== v36 ==
// fir_filter
module fir_filter
#(
    parameter NUM_ELEMENTS = 7
)
(
    input clk,
    input rst,
    input [ 7 : 0 ] weight_data,
    input [ 2 : 0 ] weight_idx,
    input weight_valid,
    output weight_ready,
    input [ 7 : 0 ] input_data,
    input input_valid,
    output input_ready,
    output [ 15 : 0 ] output_data,
    input output_ready,
    output output_valid
);
Size: ~2400 cells after synthesis, roughly 110 flip-flops, roughly 43 I/O pins, ~0.020 mm^2 of cells after synthesis.
==> flow/config.mk <==
export PLATFORM = sky130hd
export DESIGN_NAME = fir_filter
export DESIGN_NICKNAME = fir_filter
export VERILOG_FILES = /design/flow/design.v
export SDC_FILE = /design/flow/constraint.sdc
export NUM_CORES = 4
export LEC_CHECK = 0
export ABC_AREA = 1
export CAP_MARGIN = 20
export CORE_MARGIN = 2
export CORE_UTILIZATION = 68
export CTS_CLUSTER_DIAMETER = 40
export CTS_CLUSTER_SIZE = 37
export MAX_ROUTING_LAYER = met4
export PLACE_DENSITY = 0.35
export SETUP_SLACK_MARGIN = 1.21
export SLEW_MARGIN = 20
==> flow/constraint.sdc <==
create_clock -name core_clock -period 8.44 [get_ports {clk}]
set_input_delay 1.6880 -clock core_clock [delete_from_list [all_inputs] [get_ports {clk}]]
set_output_delay 1.6880 -clock core_clock [all_outputs]
set_load 0.01 [all_outputs]
run.sh (not shown) runs the stock make flow with config.mk's settings and CLKGATE_MAP_FILE=.
Completing all stages was not enough for v36: its layout failed the final checks because of setup timing.
Changes in v1 relative to v36:
Settings: clearing CTS_CLUSTER_DIAMETER, which used to be 40; clearing SETUP_SLACK_MARGIN, which used to be 1.21; clearing MAX_ROUTING_LAYER, which used to be met4; swapping 68 for 64 in CORE_UTILIZATION; putting TNS_END_PERCENT at 5 where nothing was set; clearing CTS_CLUSTER_SIZE, which used to be 37; clearing PLACE_DENSITY, which used to be 0.35; clearing ABC_AREA, which used to be 1; swapping 8.44 for 9.99 in the clock period (ns, I/O delays scaled along).
Notes after the runs:
- Every stage of the flow completed for v1, and the final layout passed the timing, DRC and antenna checks.
- Looking at inverter tally of the final layout excluding the clock network, v1 sits 43% lower than v36 does.
- As far as post-synth tally of flip-flops with integrated enable goes, v36 and v1 are indistinguishable; the numbers are identical.
- Sort v1 and v36 by fraction of power consumed by combinational cells, ascending, and v1 comes first.
- Proportion of power drawn by the clock network, v1 and v36: larger value in v1
- Sort v1 and v36 by sequential area share after synthesis, ascending, and v36 comes first.
- Cell-internal power ended up 770 uW lower on v1 than on v36.
- Leakage dissipation in v1 vs v36: down 26%
- Diff v36..v1 | number of ports placed on the die boundary | unchanged
- Count of fill cells added during filler insertion (v36 / v1): 0.884
- Comparing v1 and v36, the lower mean cell area of the mapped netlist was measured on v36.
Edits applied to the flow inputs when going from v1 to v3:
Settings: SETUP_SLACK_MARGIN now -0.55, previously not set; HOLD_SLACK_MARGIN now -0.09, previously not set; CORE_UTILIZATION now 68, was 64; the clock period (ns, I/O delays scaled along) now 8.32, was 9.99.
[summary]
v3 ran in full, but the layout does not pass; the checks complain about setup timing. v3 vs v1: sequential power up in v3. Side by side, met1 global-route usage turned out higher in v3 than in v1. The buffering stage count on the worst path with inverters included of v3 is lower than that of v1. Register fraction of the total cell area (v3 over v1): decrease, 0.68 points. Diff v1 -> v3: worst setup slack lost 1270 ps, final period utilization went up 15 points, via count increased by 489 relative to the old numbers.

========
Starting RTL as in the previous note.
make LEC_CHECK=0 ABC_AREA=1 CAP_MARGIN=5 CELL_PAD_IN_SITES_GLOBAL_PLACEMENT=1 CORE_ASPECT_RATIO=0.69 CORE_MARGIN=7 CORE_UTILIZATION=39 CTS_CLUSTER_DIAMETER=50 CTS_CLUSTER_SIZE=77 GPL_ROUTABILITY_DRIVEN=0 GPL_TIMING_DRIVEN=1 MAX_ROUTING_LAYER=met4 MIN_ROUTING_LAYER=met2 PLACE_DENSITY_LB_ADDON=0.13 SETUP_SLACK_MARGIN=-1.32 SLEW_MARGIN=20 TNS_END_PERCENT=10 finish   # period 20.3 ns
Rerun with:
==> flow/config.mk (replaced) <==
export PLATFORM = sky130hd
export DESIGN_NAME = fir_filter
export DESIGN_NICKNAME = fir_filter
export VERILOG_FILES = /design/flow/design.v
export SDC_FILE = /design/flow/constraint.sdc
export NUM_CORES = 4
export LEC_CHECK = 0
export ABC_AREA = 1
export CAP_MARGIN = 20
export CORE_MARGIN = 2
export CORE_UTILIZATION = 72
export SLEW_MARGIN = 20
==> flow/constraint.sdc (replaced) <==
create_clock -name core_clock -period 11.5 [get_ports {clk}]
set_input_delay 2.3000 -clock core_clock [delete_from_list [all_inputs] [get_ports {clk}]]
set_output_delay 2.3000 -clock core_clock [all_outputs]
set_load 0.01 [all_outputs]
Clock-buffer cell count fell by 1.
Core utilization rose by 34 points.
Sequential power rose by 71%.
Design area fell by 1.8%.
Setup slack got worse by 6.6 ns.
Combinational power rose by 63%.
Wire length fell by 17%.
Non-clock buffer count does not change.
Area after synthesis is unchanged.
Synthesized cell count stays the same.
Rerun with:
--- a/flow/config.mk
+++ b/flow/config.mk
@@ -6,7 +6,7 @@
 export NUM_CORES = 4
 export LEC_CHECK = 0
-export ABC_AREA = 1
 export CAP_MARGIN = 20
 export CORE_MARGIN = 2
-export CORE_UTILIZATION = 72
+export CORE_UTILIZATION = 40
+export SETUP_SLACK_MARGIN = 2.89
 export SLEW_MARGIN = 20
==> flow/constraint.sdc (replaced) <==
create_clock -name core_clock -period 11.4 [get_ports {clk}]
set_input_delay 2.2800 -clock core_clock [delete_from_list [all_inputs] [get_ports {clk}]]
set_output_delay 2.2800 -clock core_clock [all_outputs]
set_load 0.01 [all_outputs]
Area after synthesis is lower by 5.7%.
Final area is higher by 1.9%.
Combinational power is higher by about 10%.
Via count is lower by 14%.
Worst setup slack gets better by 0.76 ns.
First-iteration DRC count is lower by 39%.
Sequential share of layout area is about the same.
Rerun with:
--- a/flow/config.mk
+++ b/flow/config.mk
@@ -9,4 +9,5 @@
 export CORE_MARGIN = 2
 export CORE_UTILIZATION = 40
-export SETUP_SLACK_MARGIN = 2.89
+export HOLD_SLACK_MARGIN = 0.03
+export SETUP_SLACK_MARGIN = 3.51
 export SLEW_MARGIN = 20
==> flow/constraint.sdc (replaced) <==
create_clock -name core_clock -period 13.0 [get_ports {clk}]
set_input_delay 2.6000 -clock core_clock [delete_from_list [all_inputs] [get_ports {clk}]]
set_output_delay 2.6000 -clock core_clock [all_outputs]
set_load 0.01 [all_outputs]
- die size is unchanged
- design area grows by 0.52%
- clock skew grows by 0.0036 ns
- cell count grows by 0.66%

========
fir_filter again, from the RTL that the note above started with.
make LEC_CHECK=0 CAP_MARGIN=20 CORE_MARGIN=2 CORE_UTILIZATION=59 CTS_CLUSTER_DIAMETER=221 SETUP_SLACK_MARGIN=0.26 SLEW_MARGIN=20 finish   # period 10.5 ns
Then changed:
Settings changed: CORE_UTILIZATION 59 to 20, CTS_CLUSTER_DIAMETER 221 to default, SETUP_SLACK_MARGIN 0.26 to default.
Clock period 10.5 ns to 11.4 ns, I/O delays scaled along.
The changed run ran to the end with no violations.
Combinational power decreases by about 10%.
Final area climbs by 4.3%.
Worst setup slack gains 0.11 ns.
Routed wire length went down by 2.5%.
Utilization fell by 41 points.
Die area rises to 2.9 times its value.
Clock skew went down by 0.0058 ns.
Worst hold slack improved by 0.033 ns.
Then changed:
Settings changed: CORE_UTILIZATION 20 to 40.
Result: The changed run finished clean; die size is lower by 49%; maximum frequency climbs by 0.35%; area after synthesis stays the same; hold slack is better by 0.0045 ns.
Then changed:
Settings changed: CORE_ASPECT_RATIO from default to 0.56, GPL_TIMING_DRIVEN from default to 0, SETUP_SLACK_MARGIN from default to 3.51.
Clock period 11.4 ns to 13.0 ns, I/O delays scaled along.
Outcome: Final area came out higher by 5.7%. Cell count climbs by 4.5%. Worst hold slack is worse by 0.057 ns. Total power rises by 4.0%. First-iteration DRC count grows by 32%. Global-route usage grows by 1.8 points. Setup slack gains 2.2 ns. Non-clock buffer count rose by 109. Critical path depth stays the same. Combinational power climbs by about 10%.

========
The RTL this note starts from:
==> flow/design.v <==
`timescale 1ns / 1ps
module fir_filter
#(
    parameter NUM_ELEMENTS = 7
)
(
    input clk,
    input rst,
    input [ 7 : 0 ] weight_data,
    input [ 2 : 0 ] weight_idx,
    input weight_valid,
    output weight_ready,
    input [ 7 : 0 ] input_data,
    input input_valid,
    output input_ready,
    output [ 15 : 0 ] output_data,
    input output_ready,
    output output_valid
);
    assign weight_ready = 1;
    assign input_ready = 1;
    assign output_valid = 1;
    reg [7:0] weights [NUM_ELEMENTS-1:0];
    reg [7:0] values [NUM_ELEMENTS-1:0];
    integer i;
    always@(posedge clk)begin
        if (rst)begin
            for (i = 0; i< NUM_ELEMENTS; i = i+1)
                weights[i] = 0;
        end else if (weight_valid)
            weights[weight_idx] = weight_data;
        for (i = NUM_ELEMENTS-1; i> 0; i=i-1)begin
            values[i] <= rst?0:values[i-1];
        end
        values[0] <= rst?0:input_data;
    end
    wire [15:0] intermediate_sums [NUM_ELEMENTS-1:0];
    assign output_data = intermediate_sums[NUM_ELEMENTS-1];  
    generate
        genvar j;
        for (j = 0; j<NUM_ELEMENTS; j=j+1)begin:summation
            assign intermediate_sums[j] = (j?intermediate_sums[j-1]:0) + values[j]*weights[j];
        end
    endgenerate
endmodule
Settings: LEC_CHECK=0, ABC_AREA=1, CAP_MARGIN=20, CORE_MARGIN=2, CORE_UTILIZATION=70, CTS_CLUSTER_DIAMETER=197, CTS_CLUSTER_SIZE=18, HOLD_SLACK_MARGIN=-0.08, PLACE_DENSITY_LB_ADDON=0.18, SLEW_MARGIN=20, TNS_END_PERCENT=5; clock period 10.9 ns.
Rerun with:
CTS_CLUSTER_SIZE = 74   (was 18)
SETUP_SLACK_MARGIN = 2.03   (was not set)
clock period = 8.29 ns   (was 10.9 ns; I/O delays follow)
Outcome: The new run finished with setup timing left. Via count rises by 9.0%. Setup slack is worse by 1000 ps. Die area stays the same. Final cell count rises by 8.0%. Synthesized area stays the same. Total power rises by 71%. Register-to-register slack is worse by 2500 ps. Routed wire length rises by 11%. Non-clock buffer count rises by 219. Core utilization rises by 7.6 points.
Rerun with:
ABC_AREA = not set   (was 1)
CORE_UTILIZATION = 71   (was 70)
CTS_CLUSTER_DIAMETER = 221   (was 197)
CTS_CLUSTER_SIZE = not set   (was 74)
HOLD_SLACK_MARGIN = not set   (was -0.08)
PLACE_DENSITY_LB_ADDON = not set   (was 0.18)
SETUP_SLACK_MARGIN = not set   (was 2.03)
TNS_END_PERCENT = not set   (was 5)
clock period = 10.5 ns   (was 8.29 ns; I/O delays follow)
=>
- With this change the flow passed the timing, DRC and antenna checks
- worst hold slack loses 38 ps
- non-clock buffer count goes down by 208
- die size goes down by 6.8%
- combinational power goes down by 50%
- synthesized area goes down by 5.7%
- count of clock-buffer cells in the layout goes up by 1
- wire length goes down by 12%
- via count goes down by 19%
- final area goes down by 12%
- power goes down by 41%
Rerun with:
CORE_UTILIZATION = 50   (was 71)
CTS_CLUSTER_DIAMETER = 244   (was 221)
CTS_CLUSTER_SIZE = 93   (was not set)
clock period = 11.2 ns   (was 10.5 ns; I/O delays follow)
The changed run produced a clean layout; cell count increases by 5.5%; worst setup slack improves by 150 ps; sequential cell count is unchanged.

========
Starts from the design.v that is shown in full above.
clock: 8.1 ns
lec_check: 0
cap_margin: 20
core_margin: 2
core_utilization: 72
cts_cluster_diameter: 40
max_routing_layer: met4
setup_slack_margin: -0.49
slew_margin: 20
The baseline finished but fails on negative setup slack.
Then changed:
- CORE_UTILIZATION: 72 -> 40
- CTS_CLUSTER_DIAMETER: 40 -> unset
- MAX_ROUTING_LAYER: met4 -> unset
- SETUP_SLACK_MARGIN: -0.49 -> unset
- clock period: 8.1 -> 13.0 ns (I/O delays scaled with it)
After rerunning:
- This time the run ran to the end with no violations
- clock skew hardly moves
- wire length is lower by a few percent
- power is lower by well over a third
- final area is lower by a few percent
- clock power is lower by well over a third
- worst hold slack improved by 0.041 ns
- first-iteration DRC count is lower by a quarter to a third
Then changed:
- CORE_UTILIZATION: 40 -> 66
- CTS_CLUSTER_DIAMETER: unset -> 258
- CTS_CLUSTER_SIZE: unset -> 98
Effect: Via count came out higher by 1.5%. Area after synthesis does not change. First-iteration DRC count rose by 20%. Final cell count is lower by 9.1%. Total power went up by 1.2%. Setup slack is better by 0.20 ns. Combinational power stays flat. Cell area goes down by 1.4%. Synthesized cell count stays the same. Hold slack is worse by 0.023 ns.
Then changed:
- CORE_ASPECT_RATIO: unset -> 1.06
- CORE_UTILIZATION: 66 -> 40
- CTS_CLUSTER_DIAMETER: 258 -> 393
- CTS_CLUSTER_SIZE: 98 -> 20
- TNS_END_PERCENT: unset -> 5
What happened:
- synthesized cell count does not change
- power falls by 1.2%
- worst setup slack improves by 0.27 ns
- maximum frequency rises by 2.5%
- via count falls by 1.7%
- critical path depth rises by 2
- sequential power hardly moves
- cell area rises by 1.5%
- routed wire length falls by 0.80%
- clock-buffer cell count does not change
- combinational power stays flat

========
Setup of north:
RTL: the design.v shown in full above, as it stands there.
Settings: LEC_CHECK=0, CAP_MARGIN=20, CORE_ASPECT_RATIO=1.43, CORE_MARGIN=2, CORE_UTILIZATION=22, CTS_CLUSTER_DIAMETER=261, CTS_CLUSTER_SIZE=88, GPL_TIMING_DRIVEN=0, HOLD_SLACK_MARGIN=0.12, MIN_ROUTING_LAYER=met2, PLACE_DENSITY_LB_ADDON=0.01, SETUP_SLACK_MARGIN=3.51, SLEW_MARGIN=20; clock period 13.8 ns.
north: done, clean on timing, DRC and antenna
Changes in south relative to north:
# north
export LEC_CHECK = 0
export CAP_MARGIN = 20
export CORE_ASPECT_RATIO = 1.43
export CORE_MARGIN = 2
export CORE_UTILIZATION = 22
export CTS_CLUSTER_DIAMETER = 261
export CTS_CLUSTER_SIZE = 88
export GPL_TIMING_DRIVEN = 0
export HOLD_SLACK_MARGIN = 0.12
export MIN_ROUTING_LAYER = met2
export PLACE_DENSITY_LB_ADDON = 0.01
export SETUP_SLACK_MARGIN = 3.51
export SLEW_MARGIN = 20
create_clock -name core_clock -period 13.8 [get_ports {clk}]
# south
export LEC_CHECK = 0
export CAP_MARGIN = 20
export CORE_ASPECT_RATIO = 1.43
export CORE_MARGIN = 2
export CORE_UTILIZATION = 57
export CTS_CLUSTER_DIAMETER = 261
export CTS_CLUSTER_SIZE = 88
export GPL_TIMING_DRIVEN = 1
export HOLD_SLACK_MARGIN = -0.02
export MIN_ROUTING_LAYER = met1
export PLACE_DENSITY_LB_ADDON = 0.25
export SLEW_MARGIN = 20
create_clock -name core_clock -period 13.8 [get_ports {clk}]
==> results <==
- Reported net switching power (higher): north
- Compared with north, south shows a higher global-route usage.
- Final instance area shrinks by more than 10% when moving from north to south.
- Against north as the reference, south delivers a higher power dissipated in sequential cells.
- From south to north, cts-stage hold buffer count did not move at all.
- Taking north as the reference, in south power -0.61 mW; setup slack -850 ps; internal power summed over all cells -23%; hold slack +28 ps.
- Summary: total wire length after detailed routing, south better than north
What east does differently from south at the input level:
# south
export LEC_CHECK = 0
export CAP_MARGIN = 20
export CORE_ASPECT_RATIO = 1.43
export CORE_MARGIN = 2
export CORE_UTILIZATION = 57
export CTS_CLUSTER_DIAMETER = 261
export CTS_CLUSTER_SIZE = 88
export GPL_TIMING_DRIVEN = 1
export HOLD_SLACK_MARGIN = -0.02
export MIN_ROUTING_LAYER = met1
export PLACE_DENSITY_LB_ADDON = 0.25
export SLEW_MARGIN = 20
create_clock -name core_clock -period 13.8 [get_ports {clk}]
# east
export LEC_CHECK = 0
export CAP_MARGIN = 20
export CORE_MARGIN = 2
export CORE_UTILIZATION = 59
export SETUP_SLACK_MARGIN = 2.29
export SLEW_MARGIN = 20
create_clock -name core_clock -period 7.94 [get_ports {clk}]
Notes after the runs:
- east ran in full, but the layout does not pass; the checks complain about setup timing.
- On area overhead of the layout relative to synthesis, the lower figure sits with south, not east.
- east ends up with a clock network power share that is 2.7 points lower than in south.
- | combinational cell fraction of total power | east vs south | 7.6 points higher |
Input-level comparison between west and east:
# east
export LEC_CHECK = 0
export CAP_MARGIN = 20
export CORE_MARGIN = 2
export CORE_UTILIZATION = 59
export SETUP_SLACK_MARGIN = 2.29
export SLEW_MARGIN = 20
create_clock -name core_clock -period 7.94 [get_ports {clk}]
# west
export LEC_CHECK = 0
export ABC_AREA = 1
export CAP_MARGIN = 20
export CORE_MARGIN = 2
export CORE_UTILIZATION = 72
export CTS_CLUSTER_DIAMETER = 400
export CTS_CLUSTER_SIZE = 98
export SLEW_MARGIN = 20
create_clock -name core_clock -period 7.34 [get_ports {clk}]
--- outcome ---
- Completing all stages was not enough for west: its layout failed the final checks because of setup timing.
- Although east finished all stages, its layout failed final checks on setup timing.
- Relative to east, cell depth of the worst setup path increased by 1 in west.
- east → west: routed wire length has increased.
Input-level comparison between middle and west:
# west
export LEC_CHECK = 0
export ABC_AREA = 1
export CAP_MARGIN = 20
export CORE_MARGIN = 2
export CORE_UTILIZATION = 72
export CTS_CLUSTER_DIAMETER = 400
export CTS_CLUSTER_SIZE = 98
export SLEW_MARGIN = 20
create_clock -name core_clock -period 7.34 [get_ports {clk}]
# middle
export LEC_CHECK = 0
export ABC_AREA = 1
export CAP_MARGIN = 30
export CORE_MARGIN = 2
export CORE_UTILIZATION = 72
export CTS_CLUSTER_DIAMETER = 31
export PLACE_DENSITY = 0.35
export SLEW_MARGIN = 20
create_clock -name core_clock -period 7.58 [get_ports {clk}]
==> comparison <==
The initial antenna violation count of middle is lower than that of west. Comparing west and middle, the higher measured slew at the worst slew-check pin was measured on middle. Across west and middle, no clean finish was achieved. Completing all stages was not enough for middle: its layout failed the final checks because of setup timing. What the final checks of west revealed, after a flow that finished every stage, was a layout that fails on setup timing. west -> middle: placement row count delta 0, exact match. On power per standard cell area, the lower figure sits with west, not middle. Comparing west and middle, the higher non-clock buffer count is on middle.
Power is estimated from default activity; no workload was simulated.
